==> job 9218 <==
## ALU
module ALU (
    input         clk,         
    input         rst,         
    input         i_vld,       
    input  [31:0] i_a,         
    input  [31:0] i_b,         
    input         opcode,      
    output reg [31:0] o_res,   
    output reg    o_res_vld,   
    output reg    overflow     
);
make LEC_CHECK=0 CAP_MARGIN=20 CORE_MARGIN=2 CORE_UTILIZATION=70 CTS_CLUSTER_SIZE=33 GPL_ROUTABILITY_DRIVEN=1 MAX_ROUTING_LAYER=met5 SETUP_SLACK_MARGIN=0.27 SLEW_MARGIN=20 finish   # period 5.52 ns
run.sh (not shown) runs the stock make flow with config.mk's settings and CLKGATE_MAP_FILE=.
==> inputs of job 3312, as changes to job 9218 <==
Settings changed: CORE_UTILIZATION 70 to 72, CTS_CLUSTER_SIZE 33 to default, GPL_ROUTABILITY_DRIVEN 1 to default, MAX_ROUTING_LAYER met5 to default, SETUP_SLACK_MARGIN 0.27 to 0.14.
==> flow/constraint.sdc (replaced) <==
create_clock -name core_clock -period 8.35 [get_ports {clk}]
set_input_delay 1.6700 -clock core_clock [delete_from_list [all_inputs] [get_ports {clk}]]
set_output_delay 1.6700 -clock core_clock [all_outputs]
set_load 0.01 [all_outputs]
==> inputs of job 9530, as changes to job 9218 <==
Settings changed: CORE_UTILIZATION 70 to 71, CTS_CLUSTER_SIZE 33 to default, HOLD_SLACK_MARGIN from default to -0.07, SETUP_SLACK_MARGIN 0.27 to -0.57.
==> flow/constraint.sdc (replaced) <==
create_clock -name core_clock -period 7.6 [get_ports {clk}]
set_input_delay 1.5200 -clock core_clock [delete_from_list [all_inputs] [get_ports {clk}]]
set_output_delay 1.5200 -clock core_clock [all_outputs]
set_load 0.01 [all_outputs]
==> comparison table <==
quantity                                                                                job 9530                   job 9218                  job 3312
Core area                                                                              55090 µm²                  56060 µm²                 54030 µm²
Detailed-route via count                                                                   37870                          -                     34970
Clock latency on the worst-skew pair                                                     0.59 ns                          -                   0.58 ns
Start-to-end type of the worst setup path                                             reg -> reg                          -                reg -> reg
Worst endpoint required time                                                             8.08 ns                          -                   8.82 ns
Hold Path Stages                                                                               0                          -                         0
Arrival time worst endpoint                                                              9.18 ns                          -                   8.99 ns
Status                                                                  finished with violations  aborted with a tool error  finished with violations
Failing step                                                                                   -                    5_1_grt                         -
Layout check failures                                capacitance limit, slew limit, setup timing                          -              setup timing
Seq/total area                                                                            0.1660                          -                    0.1723
Critical register-to-register path startpoint                             adder_inst.man_a_r[12]                          -    adder_inst.man_b_r[12]
Inverters, non-clock                                                                         661                          -                       661
Sequential cells                                                                             317                          -                       317
Max FO, Critical Path                                                                          9                          -                         8
Number of buffers inserted by post-CTS setup repair                                           26                        152                        26

==> inputs of trial 66 <==
Starting RTL as in the previous note.
clock: 11.6 ns
lec_check: 0
cap_margin: 20
cell_pad_in_sites_detail_placement: 0
core_aspect_ratio: 0.95
core_margin: 2
core_utilization: 36
cts_cluster_diameter: 215
gpl_routability_driven: 1
max_routing_layer: met5
min_routing_layer: met2
place_density_lb_addon: 0.06
slew_margin: 5
tns_end_percent: 15
==> inputs of trial 49, as changes to trial 66 <==
CELL_PAD_IN_SITES_DETAIL_PLACEMENT = not set   (was 0)
CORE_ASPECT_RATIO = not set   (was 0.95)
CORE_UTILIZATION = 72   (was 36)
CTS_CLUSTER_DIAMETER = not set   (was 215)
CTS_CLUSTER_SIZE = 34   (was not set)
GPL_ROUTABILITY_DRIVEN = not set   (was 1)
HOLD_SLACK_MARGIN = -0.08   (was not set)
MAX_ROUTING_LAYER = not set   (was met5)
MIN_ROUTING_LAYER = not set   (was met2)
PLACE_DENSITY = 0.66   (was not set)
PLACE_DENSITY_LB_ADDON = not set   (was 0.06)
SETUP_SLACK_MARGIN = 0.89   (was not set)
SLEW_MARGIN = 20   (was 5)
TNS_END_PERCENT = not set   (was 15)
==> flow/constraint.sdc (replaced) <==
create_clock -name core_clock -period 8.07 [get_ports {clk}]
set_input_delay 1.6140 -clock core_clock [delete_from_list [all_inputs] [get_ports {clk}]]
set_output_delay 1.6140 -clock core_clock [all_outputs]
set_load 0.01 [all_outputs]
==> inputs of build 68, as changes to trial 66 <==
CELL_PAD_IN_SITES_DETAIL_PLACEMENT = not set   (was 0)
CORE_ASPECT_RATIO = not set   (was 0.95)
CORE_UTILIZATION = 40   (was 36)
CTS_CLUSTER_DIAMETER = not set   (was 215)
GPL_ROUTABILITY_DRIVEN = not set   (was 1)
MAX_ROUTING_LAYER = not set   (was met5)
MIN_ROUTING_LAYER = not set   (was met2)
PLACE_DENSITY = 0.6   (was not set)
PLACE_DENSITY_LB_ADDON = not set   (was 0.06)
SETUP_SLACK_MARGIN = 0.55   (was not set)
SLEW_MARGIN = 20   (was 5)
TNS_END_PERCENT = not set   (was 15)
==> flow/constraint.sdc (replaced) <==
create_clock -name core_clock -period 8.8 [get_ports {clk}]
set_input_delay 1.7600 -clock core_clock [delete_from_list [all_inputs] [get_ports {clk}]]
set_output_delay 1.7600 -clock core_clock [all_outputs]
set_load 0.01 [all_outputs]
==> impl_metrics.json <==
{
  "status": "timing/DRC/antenna clean",
  "grt_pass1_wl_mm": 192,
  "finalCritPeriodShare_pct": 93.1,
  "path_buffers": 6,
  "critPathMostFrequentCell": "fa_1",
  "seq_cells": 317,
  "hold_slack_ps": 346,
  "reg2reg_to": "multiplier_inst.overflow_calc_r",
  "core_util_floorplan_pct": 40.3,
  "max-slew-margin-rel_pct": 13.5,
  "startpoint_type": "flip-flop",
  "pre_cts_slack_ps": 76.6,
  "r2r.worst_path.cells": 28,
  "grt_max_degree": 156,
  "final_nets": 5479,
  "skew_ps": 57.5
}
# the run above: build 68

==> impl_metrics.json <==
{
  "fa_ha_area_share_pct": 33.9,
  "status": "did not finish",
  "yosys_area_um2": 39500,
  "pin_count": 102,
  "cts_root_buffer": "clkbuf_16",
  "core_util_floorplan_pct": 73.1,
  "stop_error": "[ERROR GRT-0232] Routing congestion too high. Check the congestion heatmap in the GUI.",
  "muxShareOfSynthArea_pct": 3.50,
  "flop_cell": "dfrtp_1",
  "pre_cts_slack_ps": -346,
  "dp.final_hpwl_mm": 103,
  "lastStage": "global routing",
  "clock-sinks": 317,
  "placed_cell_area_um2": 44900,
  "ys_sh_xor_pct": 2.48,
  "syn-num-nets": 5314,
  "syn_avg_cell_area_um2": 8.84
}
# the run above: trial 49

==> impl_metrics.json <==
{
  "status": "timing/DRC/antenna clean",
  "skew_ps": 47.6,
  "seq_cells": 317,
  "core_util_floorplan_pct": 36.3,
  "hold_slack_ps": 343,
  "pre_cts_slack_ps": 1580,
  "reg2reg_to": "adder_inst.sum_raw_r[16]",
  "grt_pass1_wl_mm": 212,
  "startpoint_type": "flip-flop",
  "final_nets": 5259,
  "finalCritPeriodShare_pct": 89.1,
  "met3WireLength_mm": 64.5,
  "r2r.worst_path.cells": 31,
  "critPathMostFrequentCell": "buf_4",
  "max-slew-margin-rel_pct": 15.7
}
# the run above: trial 66

